`design/flow/run.sh`:
```
#!/bin/bash
# the make line also repeats each setting of config.mk as NAME=value (left out here)
make -C /OpenROAD-flow-scripts/flow DESIGN_CONFIG=/design/flow/config.mk WORK_HOME=/design/flow/orfs CLKGATE_MAP_FILE= finish
```
`design/flow/config.mk`:
```
export PLATFORM = sky130hd
export DESIGN_NAME = RegisterBank
export DESIGN_NICKNAME = RegisterBank
export VERILOG_FILES = /design/flow/design.v
export SDC_FILE = /design/flow/constraint.sdc
export NUM_CORES = 4
export LEC_CHECK = 0
export ABC_AREA = 0
export CAP_MARGIN = 15
export CELL_PAD_IN_SITES_DETAIL_PLACEMENT = 2
export CORE_MARGIN = 2
export CORE_UTILIZATION = 29
export CTS_CLUSTER_SIZE = 69
export HOLD_SLACK_MARGIN = -0.01
export MIN_ROUTING_LAYER = met2
export PLACE_DENSITY_LB_ADDON = 0.13
export SLEW_MARGIN = 20
```
`design/flow/constraint.sdc`:
```
create_clock -name core_clock -period 3.0 [get_ports {clk}]
set_input_delay 0.6000 -clock core_clock [delete_from_list [all_inputs] [get_ports {clk}]]
set_output_delay 0.6000 -clock core_clock [all_outputs]
set_load 0.01 [all_outputs]
```
`design/flow/design.v`:
```
`timescale 1ns / 1ps
module RegisterBank(clk,writeEnabled,regAddress1,regAddress2,writeAddress,writeData,pc,dataOut1,dataOut2);
	input logic clk;
	input writeEnabled;  
	input logic [3:0] regAddress1;  
	input logic [3:0] regAddress2;  
	input logic [3:0] writeAddress;  
	input logic [31:0] writeData;  
	input logic [31:0] pc; 
	output logic [31:0] dataOut1;  
	output logic [31:0] dataOut2;  
	logic [31:0] regs [15:0];
	always_ff @(posedge clk) 
		begin
			for (int i = 0; i < 16; i++)
				if(writeEnabled && writeAddress == i) begin
					regs[i] <= writeData;  
				end
		end
	assign dataOut1 = (regAddress1 == 4'b1111) ? pc : regs[regAddress1];  
	assign dataOut2 = (regAddress2 == 4'b1111) ? pc : regs[regAddress2];  
endmodule
```
==> results of run 1 <==
-- area by class of cell --
class                   count  area share (%)
clock buffers              73            4.46
clock inverters            32            1.20
inverters                   9           0.173
well taps                1050            3.94
diodes                     17           0.128
flip-flops and latches    480            43.2
multi-input cells        1176            27.4
repair buffers            625            19.5
-- per-stage QoR --
stage | util (%) | setup slack (ps) | std cells | hold slack (ps) | setup TNS [ps]
2_1_floorplan | - | 75.9 | 1823 | 699 | 0
3_3_place_gp | 37.0 | -504 | 3258 | 1530 | -21980
3_5_place_dp | 37.0 | -517 | 3258 | 1550 | -22430
4_1_cts | 40.6 | -271 | 3401 | 871 | -2820
5_1_grt | 42.1 | -540 | 3452 | 925 | -1170
6_report | 42.1 | -485 | 3462 | 858 | -730
-- layer usage --
metal	up-vias	wire length [µm]	global-route usage, %
li1	8478	-	-
met1	8484	0	-
met2	9482	59200	51.8
met3	1520	54100	60.3
met4	91	15600	15.4
met5	-	2490	32.0
-- repair_timing --
| action | 4_1_cts | 5_1_grt |
|---|---|---|
| endpoints found under the hold margin | 0 | 0 |
| resized | 223 | 251 |
| endpoints found under the setup margin | 64 | 61 |
| pin swaps | 32 | 77 |
| cloned | 2 | 1 |
| setup buffers | 38 | 47 |
==> out/results.ini, run 1 <==
[global_routing]
grt_pass1_wl_mm=178
overflow=0
antenna_found_initial=2
grt_usage_pct=46.4
grt_pass1_vias=32666
grt_max_degree=33

[power_and_ir_drop]
power.leakage_nw=11.6
seq_power_share_pct=42.0
power_density_nw_per_um2=544
p_int_w=0.0130
clock_power_w=0.00746
p_switching_w=0.00516
clkPwrFrac_pct=41.1
ir_drop_v=0.000429
comb_power_share_pct=16.8
maxPowerGroup=registers
sw_frac_of_total_pct=28.5
total_power_w=0.0181
seq-power_w=0.00762
comb_cell_power_w=0.00305

[synthesis]
most_common_cell=edfxtp_1
xor_share_pct=0
async_reset_ff_share_pct=0
aoi_share_pct=21.0
synth.area.mux_share_pct=4.82
area_leaders=edfxtp_1 62%, a22oi_1 4.9%, mux2i_1 3.8%
enable_flop_cells=480
floorplan.nets=1901
synth-seq-cells=480
flop_cell=edfxtp_1
avgSynthCellArea_um2=12.7
yosysTopAreaCell=edfxtp_1
synthCells=1823
top_cell_area_share_pct=62.2
logic_family=AND-OR/OR-AND gates
synthSimpleGateAreaFrac_pct=7.81
ys_area_um2=23200
top_cells_by_count=480 x edfxtp_1, 150 x a22oi_1, 120 x nand2_1, 115 x o22ai_1, 106 x a21oi_1
ys_warn_count=2
ys_types=69
syn-cell-area_um2=23200
ys_seq_share_pct=62.2
synth-adder-area-share_pct=0
ys_cells=1823

[floorplan]
dieArea_um2=82200
core_um2=79100
fp-utilization_pct=29.3
die_h_um=287
rows=103
die_w_um=287
ios=142

[placement]
hpwl_mm=84.3
place_congestion=0.996
port_buffers=141
postPlaceCellArea_um2=29300

[drt]
dr.pass1.iters=13
route.detailed.drc=0
drtIter0Drc=6917
wl_per_cell_um=37.9
vias=28055
drt-total-wl_mm=131
via_per_inst=8.10
ant_nets=0

[worst_setup_path]
cp_slowest_cell=a222oi_1
cp-end-kind=output pin
cp_top_family=AND-OR/OR-AND gates
critPathBufInv=2
crit_start=regs[4][3]$_DFFE_PP_
cp-start-kind=flip-flop
critPathMaxFanout=2
path_class=reg2out
crit_end=dataOut1[3]
slowest_delay_ps=620
path_cells=mux4_2, a32oi_2, nand2_1, a222oi_1, buf_4, nor2_2, buf_2
required_ps=2400
cp.depth=7
cp.arrival_ps=2880

[hold_path]
hold_depth=1
holdPathEnd=regs[14][0]$_DFFE_PP_
hp-start=writeData[0]
worstHoldPathType=in2reg

[clock_network]
hold_buffers=0
cts_tree=yes
clkTransAtPathRegs_ps=70
cts.sinks=480
cts-root-buf=clkbuf_16
h-tree-depth=2
cts_buffers=57
clockBufferDepth=3

[finish]
nets=2427
n_fill_cell=7887
seq_area_um2=14400
design_area_um2=33300
area.growth.synth_to_final_pct=43.7
final-comb-area_um2=9130

[timing]
fin_crit_ps=3480
setup_viol=10
fmax_ghz=0.287
grt_setup_unrepaired=yes
relSlewSlack_pct=42.0
min_period_over_period_pct=116
fin_ws_ps=-485
drv_slew=0
finalHoldViolations=0
worstMarginPinSlew_ps=868

[flow_run]
warnings=29
cap_violations=0

[outcome]
status=complete, but fails checks
violations=negative setup slack

==> inputs of run 2 (changes only) <==
Settings changed: ABC_AREA 0 to 1, CAP_MARGIN 15 to 20, CELL_PAD_IN_SITES_DETAIL_PLACEMENT 2 to unset, CELL_PAD_IN_SITES_GLOBAL_PLACEMENT set to 1, CORE_ASPECT_RATIO set to 0.5, CORE_MARGIN 2 to 6, CORE_UTILIZATION 29 to 59, CTS_CLUSTER_SIZE 69 to 94, HOLD_SLACK_MARGIN -0.01 to unset, MIN_ROUTING_LAYER met2 to unset, PLACE_DENSITY set to 0.83, PLACE_DENSITY_LB_ADDON 0.13 to unset, SETUP_SLACK_MARGIN set to -0.48.
Clock period 3.0 ns to 7.97 ns, I/O delays scaled along.
==> run 2 against run 1 <==
Via count down 20%. Critical endpoint is now dataOut2[24]. Cell count up 9.3%. Largest power group unchanged. Largest cell class unchanged. Non-clock buffer count down 426. Final area down 14%. Critical path type is now in2out. Sequential cell count unchanged. Clock power down 72%. Synthesized cell count up 70%. Combinational power down 77%. Now clean on timing, DRC and antenna.
==> out/results.ini, run 2 <==
[synthesis]
top_cell_area_share_pct=56.9  ; -5.3 points
xor_share_pct=0  ; unchanged
synth-seq-cells=480  ; unchanged
flop_cell=edfxtp_1
synth-adder-area-share_pct=0  ; unchanged
ys_types=17  ; -75%
logic_family=simple AND/OR/NAND/NOR gates
synth.area.mux_share_pct=0  ; -4.8 points
async_reset_ff_share_pct=0  ; unchanged
synthCells=3093  ; +70%
yosysTopAreaCell=edfxtp_1
top_cells_by_count=1030 x nand2_1, 686 x nand3_1, 480 x edfxtp_1, 375 x inv_1, 277 x nor2_1
ys_warn_count=2  ; unchanged
ys_seq_share_pct=56.9  ; -5.3 points
syn-cell-area_um2=25400  ; +9.3%
ys_cells=3093  ; +70%
area_leaders=edfxtp_1 57%, nand2_1 15%, nand3_1 14%
synthSimpleGateAreaFrac_pct=33.2  ; +25 points
avgSynthCellArea_um2=8.20  ; -36%
enable_flop_cells=480  ; unchanged
floorplan.nets=3171  ; +67%
most_common_cell=nand2_1
ys_area_um2=25400  ; +9.3%
aoi_share_pct=1.14  ; -20 points

[timing]
fmax_ghz=0.150
fin_crit_ps=6660
tns_ps=0  ; +730 ps
relSlewSlack_pct=19.1  ; -23 points
setup_viol=0  ; -10
min_period_over_period_pct=83.6  ; -33 points
grt_setup_unrepaired=no
worstMarginPinSlew_ps=1210  ; +346 ps
finalHoldViolations=0  ; unchanged
drv_slew=0  ; unchanged

[worst_setup_path]
cp_top_family=buffers and inverters
cp.depth=9  ; +2
cp_slowest_cell=clkdlybuf4s50_1
required_ps=6380  ; +3980 ps
critPathMaxFanout=30  ; +28
critPathBufInv=5  ; +3
slowest_delay_ps=650  ; +30 ps
cp.arrival_ps=5070  ; +2190 ps
path_class=in2out
crit_end=dataOut2[24]
cp-start-kind=input port
crit_start=regAddress2[1]
path_common_cell=nand2_1
cp-end-kind=output pin
path_cells=clkdlybuf4s50_1, nand2_1, inv_2, nand2_1, inv_2, buf_4, nand2_1, nand2_1, clkdlybuf4s50_1

[floorplan]
die_h_um=159  ; -45%
rows=53  ; -49%
core_um2=42200  ; -47%
ios=142  ; unchanged
die_w_um=305  ; +6.4%
dieArea_um2=48400  ; -41%
fp-utilization_pct=60.1  ; +31 points

[power_and_ir_drop]
seq_power_share_pct=50.7  ; +8.7 points
sw_frac_of_total_pct=26.1  ; -2.3 points
seq-power_w=0.00285  ; -63%
maxPowerGroup=registers
power_density_nw_per_um2=196  ; -64%
power.leakage_nw=12.4  ; +7.2%
ir_drop_v=0.000215  ; -50%
total_power_w=0.00563  ; -69%
comb_power_share_pct=12.3  ; -4.5 points
clock_power_w=0.00209  ; -72%
p_int_w=0.00416  ; -68%
comb_cell_power_w=0.000692  ; -77%
clkPwrFrac_pct=37.1  ; -4.0 points
p_switching_w=0.00147  ; -71%

[global_routing]
antenna_found_initial=0  ; -2
grt_usage_pct=35.7  ; -11 points
grt_pass1_wl_mm=130  ; -27%
overflow=0  ; unchanged
grt_pass1_vias=21079  ; -35%
grt_max_degree=110  ; +230%

[placement]
hpwl_mm=49.1  ; -42%
port_buffers=141  ; unchanged
place_congestion=0.878  ; -12%

[drt]
dr.pass1.iters=6  ; -7
vias=22543  ; -20%
ant_nets=0  ; unchanged
wl_per_cell_um=23.2  ; -39%
drt-total-wl_mm=87.9  ; -33%
via_per_inst=5.96  ; -26%
route.detailed.drc=0  ; unchanged
drtIter0Drc=3566  ; -48%

[finish]
final_core_utilization_pct=68.2  ; +26 points
n_fill_cell=3531  ; -55%
nets=3248  ; +34%
area.growth.synth_to_final_pct=13.5

[clock_network]
clockBufferDepth=3  ; unchanged
post-cts-setup-buffers=0  ; -100%
clkTransAtPathRegs_ps=60  ; about the same
cts-root-buf=clkbuf_16
cts_tree=yes
hold_buffers=0  ; unchanged
cts.sinks=480  ; unchanged
h-tree-depth=2  ; unchanged
cts_buffers=44  ; -23%
cts_resized=0  ; -100%

[hold_path]
hp-start=writeAddress[0]
worstHoldPathType=in2reg
hold_depth=3  ; +2
holdPathEnd=regs[1][27]$_DFFE_PP_

[flow_run]
cap_violations=0  ; unchanged
warnings=34  ; +17%

[outcome]
status=no timing/DRC/antenna violations

## run 2: per-layer routing
metal	track usage (%)	vias to the layer above	wire length, µm
met5	0	-	0
met4	10.1	0	2440
met3	8.67	191	13600
met2	55.1	1743	37900
met1	50.8	10407	33900
li1	-	10202	-
## run 2: final cells by class
cell class / count / area [µm²] / share of cell area, %
clock inverters: 30 / 200 / 0.696
repair buffers: 199 / 1930 / 6.71
flip-flops and latches: 480 / 14400 / 50.1
diodes: 1 / 2.50 / 0.00870
well taps: 577 / 722 / 2.51
clock buffers: 51 / 1150 / 3.99
multi-input cells: 2064 / 8920 / 31.0
inverters: 381 / 1430 / 4.97
## run 2: per-stage QoR
| step | instances | setup slack, ps | area (µm²) | hold WS (ps) |
|---|---|---|---|---|
| finish | 3783 | 1310 | 28800 | 1890 |
| global route | 3782 | 1180 | 28800 | 1920 |
| global placement | 3700 | 1480 | 27400 | 2460 |
| floorplan | 3093 | 3520 | 25400 | 1690 |
| CTS | 3781 | 1400 | 28800 | 1880 |
| detailed placement | 3700 | 1440 | 27400 | 2470 |
==> inputs of run 3 (changes only) <==
Settings changed: ABC_AREA 1 to unset, CELL_PAD_IN_SITES_GLOBAL_PLACEMENT 1 to unset, CORE_ASPECT_RATIO 0.5 to unset, CORE_MARGIN 6 to 2, CORE_UTILIZATION 59 to 66, CTS_CLUSTER_SIZE 94 to 52, HOLD_SLACK_MARGIN set to -0.08, PLACE_DENSITY 0.83 to unset, SETUP_SLACK_MARGIN -0.48 to 0.61, TNS_END_PERCENT set to 5.
Clock period 7.97 ns to 2.71 ns, I/O delays scaled along.
==> run 3 against run 2 <==
The layout now fails its checks (negative setup slack). Count of clock-buffer cells in the layout increased by 13. Sequential cell count did not move. Sequential share of layout area down 3.4 points. Power increased to 3.3 times the previous value. Largest power group unchanged.
==> out/results.ini, run 3 <==
[finish]
nets=2329  ; -28%
seq_area_um2=14400  ; unchanged
area.growth.synth_to_final_pct=33.0
n_fill_cell=1400  ; -60%
final-comb-area_um2=8660  ; -2.9%

[worst_setup_path]
critPathMaxFanout=2  ; -93%
cp-end-kind=output pin
crit_end=dataOut1[3]
required_ps=2170  ; -4210 ps
cp_slowest_cell=mux4_2
cp.arrival_ps=3040  ; -2030 ps
cp_top_family=AND-OR/OR-AND gates
path_class=reg2out
crit_start=regs[7][3]$_DFFE_PP_
slowest_delay_ps=720  ; +70 ps
cp.depth=6  ; -3
path_cells=mux4_2, a32oi_2, nand2_1, a222oi_1, nor2_1, buf_2
critPathBufInv=1  ; -4
cp-start-kind=flip-flop

[global_routing]
grt_pass1_vias=22472  ; +6.6%
grt_pass1_wl_mm=149  ; +15%
grt_usage_pct=58.0  ; +22 points
antenna_found_initial=11  ; +11
overflow=0  ; unchanged
grt_max_degree=33  ; -70%

[timing]
setup_viol=46  ; +46
fmax_ghz=0.279
min_period_over_period_pct=132  ; +49 points
fin_ws_ps=-875  ; -2180 ps
fin_crit_ps=3590
tns_ps=-7310  ; -7310 ps
grt_setup_unrepaired=yes
worstMarginPinSlew_ps=682  ; -533 ps
drv_slew=0  ; unchanged
fin_hold_ws_ps=840  ; -1050 ps
finalHoldViolations=0  ; unchanged
relSlewSlack_pct=54.4  ; +35 points

[placement]
hpwl_mm=65.4  ; +33%
port_buffers=141  ; unchanged
place_congestion=1.02  ; +16%
detailedPlace.worstSlack_ps=-656  ; -2090 ps

[hold_path]
holdPathEnd=regs[0][18]$_DFFE_PP_
hp-start=writeData[18]
worstHoldPathType=in2reg
hold_depth=1  ; -2

[synthesis]
xor_share_pct=0  ; unchanged
top_cells_by_count=480 x edfxtp_1, 150 x a22oi_1, 120 x nand2_1, 115 x o22ai_1, 106 x a21oi_1
synthCells=1823  ; -41%
synth.area.mux_share_pct=4.82  ; +4.8 points
logic_family=AND-OR/OR-AND gates
async_reset_ff_share_pct=0  ; unchanged
ys_area_um2=23200  ; -8.5%
avgSynthCellArea_um2=12.7  ; +55%
ys_cells=1823  ; -41%
ys_seq_share_pct=62.2  ; +5.3 points
floorplan.nets=1901  ; -40%
most_common_cell=edfxtp_1
flop_cell=edfxtp_1
syn-cell-area_um2=23200  ; -8.5%
aoi_share_pct=21.0  ; +20 points
area_leaders=edfxtp_1 62%, a22oi_1 4.9%, mux2i_1 3.8%
synth-seq-cells=480  ; unchanged
yosysTopAreaCell=edfxtp_1
synth-adder-area-share_pct=0  ; unchanged
ys_types=69  ; +52
top_cell_area_share_pct=62.2  ; +5.3 points
ys_warn_count=2  ; unchanged
synthSimpleGateAreaFrac_pct=7.81  ; -25 points
enable_flop_cells=480  ; unchanged

[outcome]
status=complete, but fails checks
violations=negative setup slack

[floorplan]
ios=142  ; unchanged
rows=68  ; +28%
die_w_um=191  ; -37%
dieArea_um2=36600  ; -24%
core_um2=34500  ; -18%
fp-utilization_pct=67.1  ; +7.0 points
die_h_um=191  ; +21%

[drt]
vias=23306  ; +3.4%
route.detailed.drc=0  ; unchanged
drtIter0Drc=6114  ; +71%
wl_per_cell_um=39.5  ; +70%
ant_nets=0  ; unchanged
dr.pass1.iters=22  ; +16
drt-total-wl_mm=109  ; +24%
via_per_inst=8.46  ; +42%

[power_and_ir_drop]
clkPwrFrac_pct=38.6  ; +1.5 points
p_int_w=0.0137  ; +230%
seq_power_share_pct=45.5  ; -5.2 points
maxPowerGroup=registers
power_density_nw_per_um2=601  ; +210%
ir_drop_v=0.000588  ; +170%
p_switching_w=0.00487  ; +230%
clock_power_w=0.00716  ; +240%
comb_cell_power_w=0.00294  ; +320%
sw_frac_of_total_pct=26.3  ; +0.15 points
power.leakage_nw=10.7  ; -13%
seq-power_w=0.00843  ; +200%
comb_power_share_pct=15.9  ; +3.6 points

[clock_network]
cts.sinks=480  ; unchanged
cts_buffers=49  ; +11%
hold_buffers=0  ; unchanged
clkTransAtPathRegs_ps=80  ; +20 ps
cts-root-buf=clkbuf_16
h-tree-depth=2  ; unchanged
cts_tree=yes
clockBufferDepth=3  ; unchanged

[flow_run]
cap_violations=0  ; unchanged
warnings=32  ; -5.9%

-- run 3: final cells by class --
class / instances / share of cell area, %
clock buffers: 64 / 4.30
flip-flops and latches: 480 / 46.7
diodes: 8 / 0.0649
inverters: 9 / 0.138
clock inverters: 27 / 1.07
multi-input cells: 1176 / 28.1
repair buffers: 535 / 17.8
well taps: 455 / 1.85
-- run 3: what timing repair did --
| item | in CTS | in global routing |
|---|---|---|
| buffers inserted | 0 | 13 |
| pin swaps | 38 | 42 |
| gates resized | 236 | 157 |
| setup endpoints to repair | 64 | 64 |
| gates cloned | 0 | 2 |
-- run 3: per-layer routing --
metal  share of wire [%]  wire length [µm]  global-route usage, %
met5                0.29               311                   2.20
met4                  11             11500                   43.4
met1                  29             31800                   69.5
met2                  40             43300                   78.3
met3                  20             22000                   31.1
-- run 3: stage by stage --
stage | utilization (%) | cell area, µm² | instances | power [W]
after floorplan | - | 23200 | 1823 | 0.00961
after global placement | 81.4 | 28100 | 2640 | 0.0110
after detailed placement | 81.4 | 28100 | 2640 | 0.0111
after CTS | 87.5 | 30200 | 2731 | 0.0181
after global routing | 89.2 | 30800 | 2748 | 0.0187
final | 89.3 | 30800 | 2754 | 0.0185
==> inputs of run 4 (changes only) <==
Settings changed: CELL_PAD_IN_SITES_GLOBAL_PLACEMENT set to 3, CORE_MARGIN 2 to 8, CORE_UTILIZATION 66 to 28, CTS_CLUSTER_DIAMETER set to 200, CTS_CLUSTER_SIZE 52 to unset, GPL_ROUTABILITY_DRIVEN set to 1, HOLD_SLACK_MARGIN -0.08 to unset, MAX_ROUTING_LAYER set to met4, PLACE_DENSITY_LB_ADDON set to 0.28, SETUP_SLACK_MARGIN 0.61 to -0.44, TNS_END_PERCENT 5 to unset.
Clock period 2.71 ns to 5.86 ns, I/O delays scaled along.
==> run 4 against run 3 <==
Sequential share of layout area grew 4.9 points. Sequential power fell by 54%. Utilization decreased by 55 points. Power shrank 56%. Clock power fell by 56%. Final area fell by 9.5%. Critical path type is now in2out. Synthesized area is the same. Setup slack gained 1300 ps. Worst hold slack improved by 590 ps. The run now finishes clean. First-iteration DRC count down 55%. Non-clock buffer count shrank 242. Global-route usage is 34 points lower.
==> out/results.ini, run 4 <==
[outcome]
status=no timing/DRC/antenna violations

[finish]
area.growth.synth_to_final_pct=20.3
layoutNonFillerInstCount=3130  ; +14%
nets=2093  ; -10%
design_area_um2=27900  ; -9.5%

[hold_path]
hp-start=writeData[1]
worstHoldPathType=in2reg
hold_depth=1  ; unchanged
holdPathEnd=regs[0][1]$_DFFE_PP_

[clock_network]
cts_resized=0  ; -100%
hold_buffers=0  ; unchanged
cts-root-buf=clkbuf_16
post-cts-setup-buffers=0  ; unchanged
clockBufferDepth=3  ; unchanged
cts.sinks=480  ; unchanged
cts_buffers=55  ; +12%
cts_tree=yes
clkTransAtPathRegs_ps=60  ; -20 ps
h-tree-depth=2  ; unchanged

[worst_setup_path]
critPathMaxFanout=33  ; +31
crit_start=regAddress1[0]
path_cells=buf_4, buf_4, nor3b_2, buf_4, a22oi_1, o22ai_1, a21oi_1, a21oi_1, clkdlybuf4s50_1
path_common_cell=buf_4
cp_slowest_cell=clkdlybuf4s50_1
cp-start-kind=input port
cp_top_family=buffers and inverters
cp.depth=9  ; +3
crit_end=dataOut1[22]
path_class=in2out
cp-end-kind=output pin
critPathBufInv=4  ; +3
required_ps=4690  ; +2520 ps
slowest_delay_ps=640  ; -80 ps
cp.arrival_ps=4220  ; +1180 ps

[power_and_ir_drop]
clkPwrFrac_pct=38.7  ; about the same
seq-power_w=0.00389  ; -54%
p_int_w=0.00598  ; -56%
ir_drop_v=0.000213  ; -64%
sw_frac_of_total_pct=26.6  ; +0.36 points
comb_cell_power_w=0.00111  ; -62%
maxPowerGroup=registers
power_density_nw_per_um2=292  ; -51%
seq_power_share_pct=47.7  ; +2.2 points
comb_power_share_pct=13.6  ; -2.3 points
p_switching_w=0.00217  ; -55%
clock_power_w=0.00316  ; -56%
power.leakage_nw=8.88  ; -17%

[floorplan]
ios=142  ; unchanged
fp-utilization_pct=28.3  ; -39 points
core_um2=82000  ; +140%
die_w_um=304  ; +59%
rows=105  ; +54%
dieArea_um2=92300  ; +150%
die_h_um=304  ; +59%

[global_routing]
antenna_found_initial=2  ; -9
grt_usage_pct=23.6  ; -34 points
grtUsageMet1_pct=31.3  ; -38 points
grt.met3_usage_pct=4.09  ; -27 points
overflow=0  ; unchanged
grt_pass1_wl_mm=153  ; +2.2%
gr-usage-met2_pct=36.6  ; -42 points
grt_max_degree=42  ; +27%
gr-max-usage-layer=met2
grt_pass1_vias=19018  ; -15%

[timing]
fin_hold_ws_ps=1430  ; +591 ps
min_period_over_period_pct=92.1  ; -40 points
drv_slew=0  ; unchanged
worstMarginPinSlew_ps=996  ; +314 ps
fin_crit_ps=5390
finalHoldViolations=0  ; unchanged
fmax_ghz=0.185
grt_setup_unrepaired=no
setup_viol=0  ; -100%
relSlewSlack_pct=33.4  ; -21 points
tns_ps=0  ; +7310 ps

[synthesis]
synthSimpleGateAreaFrac_pct=7.81  ; unchanged
ys_warn_count=2  ; unchanged
syn-cell-area_um2=23200  ; unchanged
ys_seq_share_pct=62.2  ; unchanged
synth-seq-cells=480  ; unchanged
top_cell_area_share_pct=62.2  ; unchanged
ys_types=69  ; unchanged
enable_flop_cells=480  ; unchanged
ys_area_um2=23200  ; unchanged
logic_family=AND-OR/OR-AND gates
most_common_cell=edfxtp_1
top_cells_by_count=480 x edfxtp_1, 150 x a22oi_1, 120 x nand2_1, 115 x o22ai_1, 106 x a21oi_1
synthCells=1823  ; unchanged
flop_cell=edfxtp_1
avgSynthCellArea_um2=12.7  ; unchanged
yosysTopAreaCell=edfxtp_1
floorplan.nets=1901  ; unchanged
synth.area.mux_share_pct=4.82  ; unchanged
ys_cells=1823  ; unchanged
xor_share_pct=0  ; unchanged
area_leaders=edfxtp_1 62%, a22oi_1 4.9%, mux2i_1 3.8%
synth-adder-area-share_pct=0  ; unchanged
aoi_share_pct=21.0  ; unchanged
async_reset_ff_share_pct=0  ; unchanged

[drt]
route.detailed.drc=0  ; unchanged
wl_per_cell_um=35.5  ; -10%
drt-total-wl_mm=111  ; +2.1%
drtIter0Drc=2752  ; -55%
dr.pass1.iters=6  ; -73%
vias=18862  ; -19%
via_per_inst=6.03  ; -29%
ant_nets=0  ; unchanged

[placement]
place_congestion=0.886  ; -13%
port_buffers=141  ; unchanged
postPlaceCellArea_um2=26300  ; -6.5%
placed_cells=3028  ; +15%
hpwl_mm=73.3  ; +12%

[flow_run]
warnings=26  ; -19%
cap_violations=0  ; unchanged

-- run 4: per-stage QoR --
stage	power, W	utilization [%]	setup slack, ps
after CTS	0.00818	34.0	524
after floorplan	0.00444	-	1510
after global routing	0.00835	34.0	470
after detailed placement	0.00505	32.1	528
final	0.00815	34.0	466
after global placement	0.00505	32.1	544
-- run 4: final cells by class --
cell class	count	area, µm²
Fill cell	8181	54100
Sequential cell	480	14400
Multi-Input combinational cell	1176	7960
Timing Repair Buffer	293	2550
Clock buffer	65	1440
Tap cell	1070	1340
Clock inverter	34	159
Inverter	9	33.8
Antenna cell	3	7.51
-- run 4: routing by layer --
| metal | vias to the layer above | part of all wire [%] |
|---|---|---|
| li1 | 7832 | - |
| met1 | 9754 | 42 |
| met2 | 1074 | 46 |
| met3 | 202 | 8.5 |
| met4 | 0 | 3.5 |
| met5 | - | 0 |
==> inputs of run 5 (changes only) <==
Settings changed: CELL_PAD_IN_SITES_GLOBAL_PLACEMENT 3 to unset, CORE_MARGIN 8 to 2, CORE_UTILIZATION 28 to 65, CTS_CLUSTER_DIAMETER 200 to unset, GPL_ROUTABILITY_DRIVEN 1 to unset, PLACE_DENSITY_LB_ADDON 0.28 to unset, SETUP_SLACK_MARGIN -0.44 to 0.74.
Clock period 5.86 ns to 2.98 ns, I/O delays scaled along.
==> run 5 against run 4 <==
The run now fails in 5_1_grt. Die size is 60% lower. Synthesized area stayed put. Synthesized cell count stayed put.
==> out/results.ini, run 5 <==
[synthesis]
synth-seq-cells=480  ; unchanged
area_leaders=edfxtp_1 62%, a22oi_1 4.9%, mux2i_1 3.8%
top_cell_area_share_pct=62.2  ; unchanged
most_common_cell=edfxtp_1
ys_cells=1823  ; unchanged
yosysTopAreaCell=edfxtp_1
avgSynthCellArea_um2=12.7  ; unchanged
synthCells=1823  ; unchanged
top_cells_by_count=480 x edfxtp_1, 150 x a22oi_1, 120 x nand2_1, 115 x o22ai_1, 106 x a21oi_1
async_reset_ff_share_pct=0  ; unchanged
ys_warn_count=2  ; unchanged
floorplan.nets=1901  ; unchanged
ys_seq_share_pct=62.2  ; unchanged
synthSimpleGateAreaFrac_pct=7.81  ; unchanged
synth.area.mux_share_pct=4.82  ; unchanged
aoi_share_pct=21.0  ; unchanged
syn-cell-area_um2=23200  ; unchanged
logic_family=AND-OR/OR-AND gates
ys_types=69  ; unchanged
xor_share_pct=0  ; unchanged
flop_cell=edfxtp_1
ys_area_um2=23200  ; unchanged
synth-adder-area-share_pct=0  ; unchanged
enable_flop_cells=480  ; unchanged

[global_routing]
overflow=172
grt_usage_pct=85.0

[floorplan]
core_um2=35300  ; -57%
fp-utilization_pct=65.7  ; +37 points
die_w_um=193  ; -37%
ios=142  ; unchanged
rows=69  ; -34%
dieArea_um2=37200  ; -60%
die_h_um=193  ; -37%

[clock_network]
cts.sinks=480  ; unchanged
cts_buffers=50  ; -9.1%
h-tree-depth=2  ; unchanged
clockBufferDepth=3  ; unchanged
hold_buffers=0  ; unchanged
cts-root-buf=clkbuf_16

[placement]
port_buffers=141  ; unchanged
place_congestion=1.02  ; +15%
postPlaceCellArea_um2=28300  ; +7.4%
hpwl_mm=63.5  ; -13%

[outcome]
lastStage=5_1_grt
error=[ERROR GRT-0232] Routing congestion too high. Check the congestion heatmap in the GUI.
status=stopped before the end

==> run 5: metrics by stage <==
step | instances | utilization, % | power (W) | setup TNS (ps) | worst slack (ps)
3_5_place_dp | 2611 | 80.0 | 0.0101 | -15130 | -488
2_1_floorplan | 1823 | - | 0.00886 | 0 | 373
4_1_cts | 2833 | 93.6 | 0.0170 | -229 | -229
3_3_place_gp | 2611 | 80.0 | 0.0101 | -13710 | -486
==> run 5: per-layer routing <==
metal	overflow	global-route usage [%]
met1	10	84.9
met2	79	95.6
met3	12	73.1
met4	71	82.0
met5	-	-
==> run 5: timing repair <==
item / 4_1_cts
cloned: 9
pin swaps: 195
buffers inserted: 122
endpoints found under the setup margin: 64
resized: 752
==> inputs of run 6 (changes only) <==
Settings changed: CORE_UTILIZATION 65 to 70, CTS_CLUSTER_SIZE set to 37, HOLD_SLACK_MARGIN set to -0.08, MAX_ROUTING_LAYER met4 to unset, PLACE_DENSITY set to 0.64, SETUP_SLACK_MARGIN 0.74 to -0.27.
Clock period 2.98 ns to 2.71 ns, I/O delays scaled along.
==> run 6 against run 5 <==
The run again fails in 5_1_grt. Die size is 7.0% lower. Synthesized cell count stayed put. Synthesized area stayed put.
==> out/results.ini, run 6 <==
[outcome]
status=stopped before the end
lastStage=5_1_grt

[clock_network]
cts_buffers=48  ; -4.0%
hold_buffers=0  ; unchanged
h-tree-depth=2  ; unchanged
cts.sinks=480  ; unchanged
clockBufferDepth=3  ; unchanged
cts-root-buf=clkbuf_16

[placement]
place_congestion=1.04  ; +2.4%
placed_cells=2595  ; -0.61%
port_buffers=141  ; unchanged
hpwl_mm=63.6  ; +0.19%

[synthesis]
yosysTopAreaCell=edfxtp_1
syn-cell-area_um2=23200  ; unchanged
synthCells=1823  ; unchanged
top_cell_area_share_pct=62.2  ; unchanged
flop_cell=edfxtp_1
xor_share_pct=0  ; unchanged
top_cells_by_count=480 x edfxtp_1, 150 x a22oi_1, 120 x nand2_1, 115 x o22ai_1, 106 x a21oi_1
synth.area.mux_share_pct=4.82  ; unchanged
avgSynthCellArea_um2=12.7  ; unchanged
synthSimpleGateAreaFrac_pct=7.81  ; unchanged
async_reset_ff_share_pct=0  ; unchanged
synth-seq-cells=480  ; unchanged
aoi_share_pct=21.0  ; unchanged
enable_flop_cells=480  ; unchanged
floorplan.nets=1901  ; unchanged
area_leaders=edfxtp_1 62%, a22oi_1 4.9%, mux2i_1 3.8%
ys_area_um2=23200  ; unchanged
ys_types=69  ; unchanged
logic_family=AND-OR/OR-AND gates
most_common_cell=edfxtp_1
ys_seq_share_pct=62.2  ; unchanged
synth-adder-area-share_pct=0  ; unchanged
ys_cells=1823  ; unchanged
ys_warn_count=2  ; unchanged

[floorplan]
rows=66  ; -4.3%
core_um2=32600  ; -7.6%
dieArea_um2=34600  ; -7.0%
die_w_um=186  ; -3.6%
die_h_um=186  ; -3.6%
ios=142  ; unchanged
fp-utilization_pct=71.1  ; +5.4 points

[run 6: through the flow]
step | hold WS [ps] | area (µm²) | worst slack, ps | total power, W
global placement | 1410 | 27800 | -506 | 0.0110
detailed placement | 1440 | 27800 | -573 | 0.0110
floorplan | 641 | 23200 | -156 | 0.00961
CTS | 874 | 29800 | -421 | 0.0179
[run 6: what timing repair did]
action	CTS
pin swaps	24
gates cloned	2
buffers inserted	8
endpoints found under the setup margin	63
resized	152
==> inputs of run 7 (changes only) <==
Settings changed: CORE_MARGIN 2 to 3, CORE_UTILIZATION 70 to 40, CTS_CLUSTER_SIZE 37 to 12, GPL_TIMING_DRIVEN set to 0, HOLD_SLACK_MARGIN -0.08 to unset, PLACE_DENSITY 0.64 to unset, SETUP_SLACK_MARGIN -0.27 to unset, TNS_END_PERCENT set to 85.
Clock period 2.71 ns to 4.53 ns, I/O delays scaled along.
==> run 7 against run 6 <==
The layout now fails its checks (negative setup slack). Synthesized area unchanged. Synthesized cell count unchanged. Die size up 76%.
==> out/results.ini, run 7 <==
[outcome]
status=complete, but fails checks
violations=negative setup slack

[synthesis]
synth.area.mux_share_pct=4.82  ; unchanged
ys_types=69  ; unchanged
avgSynthCellArea_um2=12.7  ; unchanged
area_leaders=edfxtp_1 62%, a22oi_1 4.9%, mux2i_1 3.8%
xor_share_pct=0  ; unchanged
logic_family=AND-OR/OR-AND gates
ys_seq_share_pct=62.2  ; unchanged
top_cell_area_share_pct=62.2  ; unchanged
synth-seq-cells=480  ; unchanged
yosysTopAreaCell=edfxtp_1
synthCells=1823  ; unchanged
ys_warn_count=2  ; unchanged
async_reset_ff_share_pct=0  ; unchanged
flop_cell=edfxtp_1
ys_cells=1823  ; unchanged
most_common_cell=edfxtp_1
floorplan.nets=1901  ; unchanged
aoi_share_pct=21.0  ; unchanged
synthSimpleGateAreaFrac_pct=7.81  ; unchanged
ys_area_um2=23200  ; unchanged
top_cells_by_count=480 x edfxtp_1, 150 x a22oi_1, 120 x nand2_1, 115 x o22ai_1, 106 x a21oi_1
synth-adder-area-share_pct=0  ; unchanged
syn-cell-area_um2=23200  ; unchanged
enable_flop_cells=480  ; unchanged

[worst_setup_path]
cp.depth=9
crit_end=dataOut2[30]
slowest_delay_ps=590
cp-start-kind=input port
path_class=in2out
cp.arrival_ps=3710
critPathMaxFanout=10
cp-end-kind=output pin
required_ps=3620
path_common_cell=clkdlybuf4s50_1
cp_top_family=buffers and inverters
path_cells=clkdlybuf4s50_1, buf_6, buf_8, clkbuf_4, nand2_1, a21oi_1, a211oi_1, a31oi_1, clkdlybuf4s50_1
crit_start=regAddress2[3]
cp_slowest_cell=clkdlybuf4s50_1
critPathBufInv=5

[power_and_ir_drop]
p_int_w=0.00789
power.leakage_nw=9.35
ir_drop_v=0.000251
p_switching_w=0.00293
clock_power_w=0.00418
maxPowerGroup=registers
total_power_w=0.0108
comb_power_share_pct=14.8
seq_power_share_pct=46.5
comb_cell_power_w=0.00160
seq-power_w=0.00504
sw_frac_of_total_pct=27.1
power_density_nw_per_um2=377
clkPwrFrac_pct=38.6

[clock_network]
hold_buffers=0  ; unchanged
cts.sinks=480  ; unchanged
cts-root-buf=clkbuf_16
clockBufferDepth=3  ; unchanged
clkTransAtPathRegs_ps=60
cts_buffers=52  ; +8.3%
cts_tree=yes
h-tree-depth=2  ; unchanged

[hold_path]
hold_depth=1
hp-start=writeData[2]
holdPathEnd=regs[2][2]$_DFFE_PP_
worstHoldPathType=in2reg

[timing]
fin_hold_ws_ps=1210
tns_ps=-266
worstMarginPinSlew_ps=1230
fin_ws_ps=-82.6
grt_setup_unrepaired=yes
fmax_ghz=0.217
relSlewSlack_pct=17.9
finalHoldViolations=0
drv_slew=0
min_period_over_period_pct=102
fin_crit_ps=4610
setup_viol=10

[drt]
drtIter0Drc=4375
vias=21038
ant_nets=0
drt-total-wl_mm=121
wl_per_cell_um=42.3
route.detailed.drc=0
via_per_inst=7.35
dr.pass1.iters=7

[global_routing]
grt_max_degree=18
antenna_found_initial=7
overflow=0
grt_pass1_vias=19772
grt_usage_pct=38.9
grt_pass1_wl_mm=161

[floorplan]
core_um2=56800  ; +74%
dieArea_um2=60900  ; +76%
ios=142  ; unchanged
fp-utilization_pct=40.8  ; -30 points
die_h_um=247  ; +33%
rows=87  ; +32%
die_w_um=247  ; +33%

[finish]
layoutNonFillerInstCount=2861
nets=2145
area.growth.synth_to_final_pct=23.7

[placement]
port_buffers=137  ; -2.8%
place_congestion=1.08  ; +3.6%
hpwl_mm=82.1  ; +29%
placed_cells=2759  ; +6.3%
detailedPlace.worstSlack_ps=-1070  ; -495 ps

[flow_run]
cap_violations=0
warnings=28

[run 7: through the flow]
stage               utilization (%)  area (µm²)
floorplan                         -       23200
global route                   50.5       28700
finish                         50.5       28700
global placement               44.9       25500
CTS                            50.3       28600
detailed placement             46.3       26300
[run 7: final cells by class]
cell class	instances	area, µm²
Fill cell	4916	28100
Sequential cell	480	14400
Multi-Input combinational cell	1176	8240
Timing Repair Buffer	195	2220
Clock buffer	65	1370
Buffer	153	1250
Tap cell	756	946
Clock inverter	24	213
Inverter	9	40.0
Antenna cell	3	7.51
[run 7: routing by layer]
| layer | GRT usage, % | wire (µm) |
|---|---|---|
| met1 | 49.8 | 42400 |
| met2 | 54.5 | 49300 |
| met3 | 16.8 | 20300 |
| met4 | 23.3 | 8950 |
| met5 | 0 | 63 |
[run 7: what timing repair did]
| action | CTS | global route |
|---|---|---|
| pin swaps | 7 | 6 |
| cloned | 1 | 0 |
| endpoints found under the setup margin | 64 | 48 |
| setup buffers | 11 | 3 |
| resized | 169 | 33 |
==> inputs of run 8 (changes only) <==
Settings changed: CORE_MARGIN 3 to 2, CTS_CLUSTER_SIZE 12 to unset, GPL_TIMING_DRIVEN 0 to unset, TNS_END_PERCENT 85 to unset.
Clock period 4.53 ns to 5.0 ns, I/O delays scaled along.
==> run 8 against run 7 <==
Now clean on timing, DRC and antenna. Non-clock buffer count down 45. Synthesized area unchanged. Sequential share of layout area up 1.8 points. Final area down 3.4%. Wire length down 21%. Utilization down 2.3 points. Count of clock-buffer cells in the layout down 7. Power down 11%.
==> out/results.ini, run 8 <==
[outcome]
status=no timing/DRC/antenna violations

[synthesis]
synthSimpleGateAreaFrac_pct=7.81  ; unchanged
synth.area.mux_share_pct=4.82  ; unchanged
ys_types=69  ; unchanged
ys_cells=1823  ; unchanged
syn-cell-area_um2=23200  ; unchanged
top_cells_by_count=480 x edfxtp_1, 150 x a22oi_1, 120 x nand2_1, 115 x o22ai_1, 106 x a21oi_1
most_common_cell=edfxtp_1
top_cell_area_share_pct=62.2  ; unchanged
ys_area_um2=23200  ; unchanged
synthCells=1823  ; unchanged
logic_family=AND-OR/OR-AND gates
aoi_share_pct=21.0  ; unchanged
ys_warn_count=2  ; unchanged
enable_flop_cells=480  ; unchanged
yosysTopAreaCell=edfxtp_1
flop_cell=edfxtp_1
async_reset_ff_share_pct=0  ; unchanged
synth-adder-area-share_pct=0  ; unchanged
synth-seq-cells=480  ; unchanged
xor_share_pct=0  ; unchanged
ys_seq_share_pct=62.2  ; unchanged
area_leaders=edfxtp_1 62%, a22oi_1 4.9%, mux2i_1 3.8%
floorplan.nets=1901  ; unchanged
avgSynthCellArea_um2=12.7  ; unchanged

[hold_path]
hold_depth=1  ; unchanged
worstHoldPathType=in2reg
holdPathEnd=regs[11][26]$_DFFE_PP_
hp-start=writeData[26]

[placement]
placed_cells=2733  ; -0.94%
postPlaceCellArea_um2=26100  ; -0.82%
place_congestion=0.960  ; -11%
port_buffers=141  ; +2.9%
hpwl_mm=61.2  ; -26%

[power_and_ir_drop]
p_int_w=0.00716  ; -9.3%
sw_frac_of_total_pct=25.3  ; -1.7 points
clkPwrFrac_pct=39.3  ; +0.7 points
total_power_w=0.00959  ; -11%
clock_power_w=0.00377  ; -9.8%
seq_power_share_pct=47.5  ; +1.0 points
comb_power_share_pct=13.2  ; -1.6 points
ir_drop_v=0.000231  ; -8.2%
power.leakage_nw=8.95  ; -4.3%
comb_cell_power_w=0.00126  ; -21%
maxPowerGroup=registers
power_density_nw_per_um2=346  ; -8.3%
p_switching_w=0.00243  ; -17%
seq-power_w=0.00456  ; -9.5%

[drt]
drt-total-wl_mm=96.0  ; -21%
wl_per_cell_um=34.0  ; -20%
dr.pass1.iters=6  ; -1
ant_nets=0  ; unchanged
antenna_cells=0  ; -3
drtIter0Drc=3562  ; -19%
vias=19738  ; -6.2%
drt-met1-wl_mm=35.1  ; -17%
via_per_inst=6.99  ; -4.9%
dr_wl_met3_mm=13.6  ; -33%
top_layer=met5
route.detailed.drc=0  ; unchanged
wl_met2_mm=41.4  ; -16%

[finish]
nets=2098  ; -2.2%
layoutNonFillerInstCount=2823  ; -1.3%
area.growth.synth_to_final_pct=19.5
n_fill_cell=5106  ; +3.9%
design_area_um2=27700  ; -3.4%

[global_routing]
grt_usage_pct=31.2  ; -7.7 points
antenna_found_initial=1  ; -6
grt_pass1_wl_mm=134  ; -17%
grt_pass1_vias=18797  ; -4.9%
overflow=0  ; unchanged
grt_max_degree=37  ; +19

[flow_run]
warnings=26  ; -7.1%
cap_violations=0  ; unchanged

[clock_network]
hold_buffers=0  ; unchanged
clkTransAtPathRegs_ps=60  ; about the same
cts.sinks=480  ; unchanged
cts_buffers=50  ; -3.8%
cts-root-buf=clkbuf_16
h-tree-depth=2  ; unchanged
post-cts-setup-buffers=0  ; -11
cts_tree=yes
clockBufferDepth=3  ; unchanged
cts_resized=0  ; -100%

[worst_setup_path]
critPathMaxFanout=25  ; +15
crit_end=dataOut1[31]
slowest_delay_ps=650  ; +60 ps
required_ps=4000  ; +380 ps
path_cells=buf_2, buf_4, nand2b_1, nor2_1, a221o_1, a211oi_1, a21oi_1, clkdlybuf4s50_1
cp-start-kind=input port
cp.arrival_ps=3840  ; +130 ps
path_class=in2out
crit_start=regAddress1[2]
critPathBufInv=3  ; -2
cp_top_family=buffers and inverters
cp-end-kind=output pin
cp_slowest_cell=buf_2
cp.depth=8  ; -1

[timing]
tns_ps=0  ; +266 ps
drv_slew=0  ; unchanged
worstMarginPinSlew_ps=922  ; -310 ps
setup_viol=0  ; -10
min_period_over_period_pct=96.8  ; -5.1 points
grt_setup_unrepaired=no
finalHoldViolations=0  ; unchanged
relSlewSlack_pct=38.4  ; +21 points
fmax_ghz=0.207
fin_hold_ws_ps=1290  ; +84.6 ps
fin_crit_ps=4840

[floorplan]
core_um2=57500  ; +1.1%
dieArea_um2=59900  ; -1.6%
die_w_um=245  ; -0.81%
die_h_um=245  ; -0.81%
ios=142  ; unchanged
fp-utilization_pct=40.3  ; -0.46 points
rows=88  ; +1.1%

## run 8: through the flow
step,setup slack (ps),utilization (%)
after global placement,248,45.4
after global routing,140,48.2
after detailed placement,221,45.4
after floorplan,819,-
final,162,48.2
after CTS,214,48.2
## run 8: area by class of cell
cell class	instances	area [µm²]	share of cell area (%)
repair buffers	303	2760	9.94
flip-flops and latches	480	14400	52.0
inverters	9	33.8	0.122
well taps	765	957	3.45
multi-input cells	1176	7940	28.7
clock buffers	58	1300	4.70
clock inverters	32	313	1.13
## run 8: layer usage
metal,GRT usage [%],vias up
li1,-,7828
met1,41.8,9575
met2,46.4,1922
met3,7.75,411
met4,17.1,2
met5,0,-
==> inputs of run 9 (changes only) <==
Settings changed: SETUP_SLACK_MARGIN set to 0.24.
Clock period 5.0 ns to 4.88 ns, I/O delays scaled along.
==> run 9 against run 8 <==
Non-clock buffer count grew 11. Final area grew 0.19%. Count of clock-buffer cells in the layout shrank 1. Utilization grew 0.089 points. Clock power grew 2%. Setup slack gained 11 ps. Cell count grew 0.60%. Synthesized cell count is the same. Power grew 2.6%. Wire length grew 1.8%. Sequential power grew 2%. Largest cell class unchanged. Largest power group unchanged.
==> out/results.ini, run 9 <==
[worst_setup_path]
path_cells=buf_4, buf_4, nand2_1, o22ai_1, nor4_1, buf_4, nor2_1, clkdlybuf4s50_1
cp_slowest_cell=nor4_1
path_class=in2out
required_ps=3900  ; -100 ps
crit_end=dataOut1[25]
cp_top_family=buffers and inverters
path_common_cell=buf_4
critPathBufInv=4  ; +1
cp.arrival_ps=3730  ; -110 ps
crit_start=regAddress1[0]
cp-end-kind=output pin
cp-start-kind=input port
slowest_delay_ps=630  ; -20 ps
critPathMaxFanout=34  ; +36%
cp.depth=8  ; unchanged

[finish]
design_area_um2=27800  ; +0.19%
area.growth.synth_to_final_pct=19.8
nets=2110  ; +0.57%

[global_routing]
overflow=0  ; unchanged
grt_pass1_vias=19120  ; +1.7%
grt_usage_pct=31.8  ; +0.63 points
grt_pass1_wl_mm=137  ; +1.6%
antenna_found_initial=2  ; +1
grt_max_degree=37  ; unchanged

[power_and_ir_drop]
maxPowerGroup=registers
power.leakage_nw=9.01  ; +0.70%
clock_power_w=0.00386  ; +2%
ir_drop_v=0.000261  ; +13%
clkPwrFrac_pct=39.3  ; about the same
p_int_w=0.00730  ; +2.0%
seq_power_share_pct=47.5  ; about the same
sw_frac_of_total_pct=25.8  ; +0.44 points
p_switching_w=0.00254  ; +4.4%
comb_cell_power_w=0.00130  ; +3%
comb_power_share_pct=13.2  ; about the same
power_density_nw_per_um2=354  ; +2.4%
seq-power_w=0.00467  ; +2%

[placement]
port_buffers=141  ; unchanged
place_congestion=0.969  ; +0.93%
postPlaceCellArea_um2=26100  ; +0.12%
hpwl_mm=61.9  ; +1.2%

[synthesis]
async_reset_ff_share_pct=0  ; unchanged
logic_family=AND-OR/OR-AND gates
flop_cell=edfxtp_1
synth-seq-cells=480  ; unchanged
floorplan.nets=1901  ; unchanged
ys_types=69  ; unchanged
ys_warn_count=2  ; unchanged
yosysTopAreaCell=edfxtp_1
top_cells_by_count=480 x edfxtp_1, 150 x a22oi_1, 120 x nand2_1, 115 x o22ai_1, 106 x a21oi_1
synthSimpleGateAreaFrac_pct=7.81  ; unchanged
avgSynthCellArea_um2=12.7  ; unchanged
synth-adder-area-share_pct=0  ; unchanged
syn-cell-area_um2=23200  ; unchanged
top_cell_area_share_pct=62.2  ; unchanged
enable_flop_cells=480  ; unchanged
ys_seq_share_pct=62.2  ; unchanged
ys_area_um2=23200  ; unchanged
most_common_cell=edfxtp_1
ys_cells=1823  ; unchanged
xor_share_pct=0  ; unchanged
area_leaders=edfxtp_1 62%, a22oi_1 4.9%, mux2i_1 3.8%
synth.area.mux_share_pct=4.82  ; unchanged
aoi_share_pct=21.0  ; unchanged
synthCells=1823  ; unchanged

[drt]
route.detailed.drc=0  ; unchanged
wl_per_cell_um=34.4  ; +1.1%
drt-total-wl_mm=97.7  ; +1.8%
drtIter0Drc=3586  ; +0.67%
vias=19944  ; +1.0%
dr.pass1.iters=6  ; unchanged
ant_nets=0  ; unchanged
via_per_inst=7.02  ; +0.44%

[clock_network]
hold_buffers=0  ; unchanged
h-tree-depth=2  ; unchanged
cts-root-buf=clkbuf_16
cts_resized=1  ; +1
clkTransAtPathRegs_ps=60  ; about the same
cts_tree=yes
cts_buffers=51  ; +2.0%
cts.sinks=480  ; unchanged
clockBufferDepth=3  ; unchanged
post-cts-setup-buffers=0  ; unchanged

[hold_path]
hold_depth=1  ; unchanged
hp-start=writeData[27]
holdPathEnd=regs[8][27]$_DFFE_PP_
worstHoldPathType=in2reg

[timing]
worstMarginPinSlew_ps=979  ; +56.7 ps
relSlewSlack_pct=34.6  ; -3.8 points
setup_viol=0  ; unchanged
grt_setup_unrepaired=no
min_period_over_period_pct=96.5  ; -0.31 points
fin_crit_ps=4710
fmax_ghz=0.212
tns_ps=0  ; unchanged
finalHoldViolations=0  ; unchanged
drv_slew=0  ; unchanged

[floorplan]
core_um2=57500  ; unchanged
die_h_um=245  ; unchanged
fp-utilization_pct=40.3  ; unchanged
rows=88  ; unchanged
dieArea_um2=59900  ; unchanged
ios=142  ; unchanged
die_w_um=245  ; unchanged

[flow_run]
cap_violations=0  ; unchanged
warnings=26  ; unchanged

[outcome]
status=no timing/DRC/antenna violations

## run 9: stage by stage
| step | total power [W] | worst slack, ps | cells | util (%) | hold WS [ps] |
|---|---|---|---|---|---|
| after floorplan | 0.00534 | 723 | 1823 | - | 1070 |
| after global placement | 0.00600 | 152 | 2744 | 45.5 | 1870 |
| after detailed placement | 0.00600 | 125 | 2744 | 45.5 | 1890 |
| after CTS | 0.00979 | 298 | 2838 | 48.3 | 1250 |
| after global routing | 0.0100 | 252 | 2838 | 48.3 | 1300 |
| final | 0.00984 | 173 | 2840 | 48.3 | 1270 |
## run 9: per-layer routing
layer  up-vias  wire length (µm)  global-route usage (%)
met5         -                11                       0
met4         2              5660                    16.1
met1      9892             36100                    42.6
met3       365             13600                    8.57
met2      1832             42400                    47.6
li1       7853                 -                       -
## run 9: cell type report
| type | count | area [µm²] |
|---|---|---|
| Timing Repair Buffer | 314 | 2790 |
| Fill cell | 5122 | 29700 |
| Multi-Input combinational cell | 1176 | 7950 |
| Inverter | 9 | 33.8 |
| Clock buffer | 57 | 1340 |
| Antenna cell | 2 | 5.00 |
| Sequential cell | 480 | 14400 |
| Clock inverter | 37 | 283 |
| Tap cell | 765 | 957 |
==> inputs of run 10 (changes only) <==
Settings changed: ABC_AREA set to 1, CORE_MARGIN 2 to 10, CORE_UTILIZATION 40 to 54, CTS_CLUSTER_DIAMETER set to 289, CTS_CLUSTER_SIZE set to 63, GPL_ROUTABILITY_DRIVEN set to 0, GPL_TIMING_DRIVEN set to 0, MIN_ROUTING_LAYER set to met2, PLACE_DENSITY set to 0.82, SETUP_SLACK_MARGIN 0.24 to -0.05, SLEW_MARGIN 20 to 25, TNS_END_PERCENT set to 20.
Clock period 4.88 ns to 4.53 ns, I/O delays scaled along.
==> run 10 against run 9 <==
The flow now stops in 5_1_grt. Die size is 6.5% lower. Synthesized cell count grew 70%. Synthesized area rose by 9.3%.
==> out/results.ini, run 10 <==
[synthesis]
most_common_cell=nand2_1
top_cell_area_share_pct=56.9  ; -5.3 points
logic_family=simple AND/OR/NAND/NOR gates
ys_seq_share_pct=56.9  ; -5.3 points
ys_area_um2=25400  ; +9.3%
avgSynthCellArea_um2=8.20  ; -36%
synth-adder-area-share_pct=0  ; unchanged
xor_share_pct=0  ; unchanged
synthCells=3093  ; +70%
floorplan.nets=3171  ; +67%
synth.area.mux_share_pct=0  ; -4.8 points
ys_warn_count=2  ; unchanged
enable_flop_cells=480  ; unchanged
syn-cell-area_um2=25400  ; +9.3%
ys_types=17  ; -75%
synth-seq-cells=480  ; unchanged
flop_cell=edfxtp_1
async_reset_ff_share_pct=0  ; unchanged
top_cells_by_count=1030 x nand2_1, 686 x nand3_1, 480 x edfxtp_1, 375 x inv_1, 277 x nor2_1
area_leaders=edfxtp_1 57%, nand2_1 15%, nand3_1 14%
synthSimpleGateAreaFrac_pct=33.2  ; +25 points
aoi_share_pct=1.14  ; -20 points
yosysTopAreaCell=edfxtp_1
ys_cells=3093  ; +70%

[floorplan]
ios=142  ; unchanged
die_h_um=237  ; -3.3%
fp-utilization_pct=54.6  ; +14 points
die_w_um=237  ; -3.3%
dieArea_um2=56000  ; -6.5%
rows=79  ; -10%
core_um2=46500  ; -19%

[clock_network]
h-tree-depth=1  ; -1
cts-root-buf=clkbuf_16
clockBufferDepth=3  ; unchanged
cts_buffers=11  ; -78%
cts.sinks=480  ; unchanged

[outcome]
status=stopped before the end
lastStage=5_1_grt
error=[ERROR GRT-0116] Global routing finished with congestion. Check the congestion regions in the DRC Viewer.

[placement]
hpwl_mm=75.2  ; +21%
port_buffers=141  ; unchanged
placed_cells=3886  ; +42%

[global_routing]
grt_usage_pct=69.5
overflow=153

[run 10: per-layer routing]
metal  GRT overflow  global-route usage, %
met3             97                   76.9
met4             21                   52.7
met1              -                      -
met5             22                   64.8
met2             13                   72.0
[run 10: repair_timing]
action / CTS
gates cloned: 0
pin swaps: 1
setup buffers: 1
setup endpoints to repair: 64
hold buffers: 0
resized: 72
[run 10: through the flow]
step | hold WS [ps] | power (W) | TNS, ps | area, µm² | setup WS (ps)
2_1_floorplan | 1000 | 0.00570 | 0 | 25400 | 770
4_1_cts | 1180 | 0.00807 | -1060 | 28800 | -96.2
3_3_place_gp | 1790 | 0.00641 | -594200 | 27500 | -2900
3_5_place_dp | 1780 | 0.00646 | -22600 | 28400 | -512
==> inputs of run 11 (changes only) <==
Settings changed: ABC_AREA 1 to unset, CORE_ASPECT_RATIO set to 0.54, CORE_MARGIN 10 to 2, CORE_UTILIZATION 54 to 49, CTS_CLUSTER_DIAMETER 289 to unset, CTS_CLUSTER_SIZE 63 to 34, GPL_TIMING_DRIVEN 0 to unset, MAX_ROUTING_LAYER set to met5, MIN_ROUTING_LAYER met2 to unset, PLACE_DENSITY 0.82 to unset, PLACE_DENSITY_LB_ADDON set to 0.06, SETUP_SLACK_MARGIN -0.05 to 0.63, SLEW_MARGIN 25 to 20, TNS_END_PERCENT 20 to unset.
Clock period 4.53 ns to 3.41 ns, I/O delays scaled along.
==> run 11 against run 10 <==
Now clean on timing, DRC and antenna. Die size decreased by 12%. Synthesized cell count decreased by 41%. Synthesized area decreased by 8.5%.
==> out/results.ini, run 11 <==
[worst_setup_path]
cp-end-kind=output pin
cp.arrival_ps=2380
slowest_delay_ps=350
crit_end=dataOut1[24]
required_ps=2730
path_common_cell=buf_6
path_class=in2out
cp-start-kind=input port
cp.depth=10
cp_top_family=buffers and inverters
critPathMaxFanout=6
crit_start=regAddress1[0]
cp_slowest_cell=nor4_2
path_cells=buf_16, and3b_2, buf_6, buf_6, a22oi_2, o22ai_1, nor4_2, buf_4, nor2_1, buf_2
critPathBufInv=5

[power_and_ir_drop]
ir_drop_v=0.000394
p_switching_w=0.00399
clkPwrFrac_pct=35.8
comb_cell_power_w=0.00275
clock_power_w=0.00527
seq-power_w=0.00671
comb_power_share_pct=18.7
maxPowerGroup=registers
total_power_w=0.0147
power.leakage_nw=11.9
seq_power_share_pct=45.6
sw_frac_of_total_pct=27.1
p_int_w=0.0107
power_density_nw_per_um2=431

[finish]
final_core_utilization_pct=73.3
area.growth.synth_to_final_pct=47.2
nets=2435
n_fill_cell=2906

[clock_network]
clkTransAtPathRegs_ps=70
h-tree-depth=2  ; +1
cts_buffers=44  ; +33
cts_tree=yes
cts.sinks=480  ; unchanged
clockBufferDepth=3  ; unchanged
hold_buffers=0  ; unchanged
cts-root-buf=clkbuf_16

[floorplan]
fp-utilization_pct=49.8  ; -4.8 points
dieArea_um2=49200  ; -12%
rows=58  ; -27%
ios=142  ; unchanged
die_h_um=164  ; -31%
core_um2=46600  ; +0.29%
die_w_um=300  ; +27%

[outcome]
status=no timing/DRC/antenna violations

[timing]
fin_crit_ps=3060
fin_ws_ps=348
worstMarginPinSlew_ps=743
drv_slew=0
setup_viol=0
fin_hold_ws_ps=993
fmax_ghz=0.327
grt_setup_unrepaired=yes
tns_ps=0
min_period_over_period_pct=89.8
finalHoldViolations=0
relSlewSlack_pct=50.3

[drt]
route.detailed.drc=0
drt-total-wl_mm=115
via_per_inst=7.64
dr_wl_met3_mm=23.2
top_layer=met5
dr.pass1.iters=12
vias=23121
ant_nets=0
wl_met2_mm=43.8
drtIter0Drc=5068
wl_per_cell_um=38.1
drt-met1-wl_mm=40.6

[hold_path]
hold_depth=1
holdPathEnd=regs[9][29]$_DFFE_PP_
hp-start=writeData[29]
worstHoldPathType=in2reg

[synthesis]
yosysTopAreaCell=edfxtp_1
flop_cell=edfxtp_1
xor_share_pct=0  ; unchanged
logic_family=AND-OR/OR-AND gates
ys_cells=1823  ; -41%
syn-cell-area_um2=23200  ; -8.5%
floorplan.nets=1901  ; -40%
enable_flop_cells=480  ; unchanged
area_leaders=edfxtp_1 62%, a22oi_1 4.9%, mux2i_1 3.8%
top_cell_area_share_pct=62.2  ; +5.3 points
synth-seq-cells=480  ; unchanged
async_reset_ff_share_pct=0  ; unchanged
ys_seq_share_pct=62.2  ; +5.3 points
synthSimpleGateAreaFrac_pct=7.81  ; -25 points
top_cells_by_count=480 x edfxtp_1, 150 x a22oi_1, 120 x nand2_1, 115 x o22ai_1, 106 x a21oi_1
ys_types=69  ; +52
avgSynthCellArea_um2=12.7  ; +55%
most_common_cell=edfxtp_1
ys_warn_count=2  ; unchanged
ys_area_um2=23200  ; -8.5%
synth.area.mux_share_pct=4.82  ; +4.8 points
aoi_share_pct=21.0  ; +20 points
synth-adder-area-share_pct=0  ; unchanged
synthCells=1823  ; -41%

[global_routing]
grt_pass1_vias=21035
grt_usage_pct=43.8
antenna_found_initial=6
grt_max_degree=33
grt_pass1_wl_mm=151
overflow=0

[flow_run]
cap_violations=0
warnings=29

[placement]
detailedPlace.worstSlack_ps=-221  ; +291 ps
port_buffers=141  ; unchanged
hpwl_mm=66.8  ; -11%

==> run 11: routing by layer <==
metal	track usage, %	vias up
met4	18.9	13
li1	-	8544
met5	2.08	-
met3	21.3	711
met1	60.6	10997
met2	57.7	2856
==> run 11: what timing repair did <==
| action | in CTS | in global routing |
|---|---|---|
| gates cloned | 24 | 5 |
| resized | 641 | 308 |
| buffers inserted | 110 | 57 |
| endpoints found under the setup margin | 64 | 64 |
| pin swaps | 170 | 187 |
==> run 11: area by class of cell <==
cell class              instances  area [µm²]  share of cell area [%]
repair buffers                646        7410                    21.7
clock buffers                  53        1160                    3.39
well taps                     630         788                    2.31
diodes                          5        12.5                  0.0367
multi-input cells            1176        9980                    29.2
flip-flops and latches        480       14400                    42.2
clock inverters                29         307                   0.898
inverters                       9        65.1                   0.191
==> run 11: stage by stage <==
stage	instance area, µm²	cells
2_1_floorplan	23200	1823
3_3_place_gp	27700	2745
3_5_place_dp	27700	2745
4_1_cts	32200	2961
5_1_grt	34100	3024
6_report	34100	3028
==> inputs of run 12 (changes only) <==
Settings changed: CORE_ASPECT_RATIO 0.54 to unset, CORE_UTILIZATION 49 to 65, CTS_CLUSTER_SIZE 34 to unset, GPL_ROUTABILITY_DRIVEN 0 to unset, MAX_ROUTING_LAYER met5 to unset, PLACE_DENSITY_LB_ADDON 0.06 to unset, SETUP_SLACK_MARGIN 0.63 to unset.
Clock period 3.41 ns to 3.45 ns, I/O delays scaled along.
==> run 12 against run 11 <==
Now fails the layout checks on negative setup slack. Cell count shrank 13%. Setup slack lost 370 ps. Combinational power shrank 25%. First-iteration DRC count shrank 2.0%. Utilization grew 9.8 points. Count of clock-buffer cells in the layout grew 7. Synthesized cell count is the same. Critical endpoint is now dataOut1[12]. Largest cell class unchanged. Highest routed layer is now met4.
==> out/results.ini, run 12 <==
[placement]
detailedPlace.worstSlack_ps=-254  ; -33.7 ps
port_buffers=141  ; unchanged
place_congestion=1.06
hpwl_mm=60.9  ; -8.8%

[timing]
fmax_ghz=0.288
min_period_over_period_pct=101  ; +11 points
drv_slew=0  ; unchanged
setup_viol=1  ; +1
finalHoldViolations=0  ; unchanged
fin_crit_ps=3470
fin_hold_ws_ps=940  ; -53.5 ps
worstMarginPinSlew_ps=722  ; -21.4 ps
relSlewSlack_pct=51.7  ; +1.4 points
fin_ws_ps=-19.6  ; -368 ps

[drt]
drtIter0Drc=4969  ; -2.0%
top_layer=met4
route.detailed.drc=0  ; unchanged
ant_nets=0  ; unchanged
drt-total-wl_mm=96.3  ; -16%
dr.pass1.iters=9  ; -3
via_per_inst=8.13  ; +6.5%
wl_per_cell_um=36.5  ; -4.1%
vias=21455  ; -7.2%
wl_met2_mm=39.5  ; -9.7%
dr_wl_met3_mm=18.5  ; -20%
drt-met1-wl_mm=29.8  ; -27%

[power_and_ir_drop]
seq-power_w=0.00662  ; -1%
clkPwrFrac_pct=39.4  ; +3.6 points
ir_drop_v=0.000542  ; +37%
power_density_nw_per_um2=488  ; +13%
clock_power_w=0.00564  ; +7.0%
maxPowerGroup=registers
p_int_w=0.0107  ; -0.24%
p_switching_w=0.00361  ; -9.6%
power.leakage_nw=10.1  ; -16%
comb_cell_power_w=0.00206  ; -25%
sw_frac_of_total_pct=25.2  ; -1.9 points
seq_power_share_pct=46.2  ; +0.6 points
comb_power_share_pct=14.4  ; -4.3 points

[worst_setup_path]
cp_slowest_cell=clkdlybuf4s50_1
crit_end=dataOut1[12]
critPathBufInv=4  ; -1
crit_start=regAddress1[0]
required_ps=2760  ; +30 ps
cp-end-kind=output pin
cp_top_family=buffers and inverters
path_common_cell=buf_4
slowest_delay_ps=560  ; +210 ps
critPathMaxFanout=16  ; +10
cp-start-kind=input port
cp.depth=9  ; -1
cp.arrival_ps=2780  ; +400 ps
path_class=in2out
path_cells=buf_4, buf_12, nor2b_4, buf_4, a221oi_1, nor2_1, o21ai_0, a21oi_1, clkdlybuf4s50_1

[synthesis]
area_leaders=edfxtp_1 62%, a22oi_1 4.9%, mux2i_1 3.8%
xor_share_pct=0  ; unchanged
top_cells_by_count=480 x edfxtp_1, 150 x a22oi_1, 120 x nand2_1, 115 x o22ai_1, 106 x a21oi_1
ys_warn_count=2  ; unchanged
synth-adder-area-share_pct=0  ; unchanged
synth-seq-cells=480  ; unchanged
ys_area_um2=23200  ; unchanged
synth.area.mux_share_pct=4.82  ; unchanged
synthSimpleGateAreaFrac_pct=7.81  ; unchanged
ys_types=69  ; unchanged
avgSynthCellArea_um2=12.7  ; unchanged
aoi_share_pct=21.0  ; unchanged
enable_flop_cells=480  ; unchanged
most_common_cell=edfxtp_1
floorplan.nets=1901  ; unchanged
yosysTopAreaCell=edfxtp_1
async_reset_ff_share_pct=0  ; unchanged
syn-cell-area_um2=23200  ; unchanged
ys_seq_share_pct=62.2  ; unchanged
top_cell_area_share_pct=62.2  ; unchanged
ys_cells=1823  ; unchanged
flop_cell=edfxtp_1
synthCells=1823  ; unchanged
logic_family=AND-OR/OR-AND gates

[floorplan]
ios=142  ; unchanged
die_h_um=193  ; +18%
fp-utilization_pct=65.7  ; +16 points
rows=69  ; +19%
core_um2=35300  ; -24%
die_w_um=193  ; -36%
dieArea_um2=37200  ; -24%

[global_routing]
antenna_found_initial=3  ; -3
grt_pass1_wl_mm=134  ; -11%
overflow=0  ; unchanged
grt_usage_pct=51.5  ; +7.7 points
grt_pass1_vias=20529  ; -2.4%
grt_max_degree=33  ; unchanged

[clock_network]
cts-root-buf=clkbuf_16
cts_tree=yes
h-tree-depth=2  ; unchanged
clkTransAtPathRegs_ps=60  ; about the same
post-cts-setup-buffers=0  ; -100%
cts_buffers=50  ; +14%
clockBufferDepth=3  ; unchanged
cts.sinks=480  ; unchanged

[outcome]
status=complete, but fails checks
violations=negative setup slack

[finish]
nets=2213  ; -9.1%
n_fill_cell=1864  ; -36%
final_core_utilization_pct=83.1  ; +9.8 points
final-comb-area_um2=8190  ; -18%
seq_area_um2=14400  ; unchanged
area.growth.synth_to_final_pct=26.5

[hold_path]
hp-start=writeData[27]
holdPathEnd=regs[11][27]$_DFFE_PP_
worstHoldPathType=in2reg
hold_depth=1  ; unchanged

[flow_run]
cap_violations=0  ; unchanged
warnings=29  ; unchanged

[run 12: per-layer routing]
metal	vias to the layer above	GRT usage, %
met5	-	1.37
met4	0	35.1
met3	774	21.9
met2	2744	72.3
met1	9868	64.5
li1	8069	-
[run 12: cell type report]
cell class | instances | area share, %
Inverter | 9 | 0.124
Timing Repair Buffer | 418 | 15.1
Clock buffer | 60 | 4.61
Multi-Input combinational cell | 1176 | 27.9
Antenna cell | 2 | 0.0171
Clock inverter | 32 | 1.12
Sequential cell | 480 | 49.1
Tap cell | 461 | 1.97
[run 12: what timing repair did]
item | in CTS | in global routing
setup endpoints to repair | 25 | 60
endpoints found under the hold margin | 0 | 0
gates resized | 18 | 72
cloned | 0 | 0
pin swaps | 0 | 7
hold buffers | 0 | 0
[run 12: through the flow]
step / setup TNS [ps] / instances / instance area [µm²] / total power [W]
floorplan: 0 / 1823 / 23200 / 0.00755
global placement: -973 / 2544 / 27300 / 0.00858
detailed placement: -930 / 2544 / 27300 / 0.00862
CTS: -2.34 / 2636 / 29000 / 0.0141
global route: -38.8 / 2636 / 29300 / 0.0145
finish: -19.6 / 2638 / 29300 / 0.0143
Power and IR drop assume default switching activity.
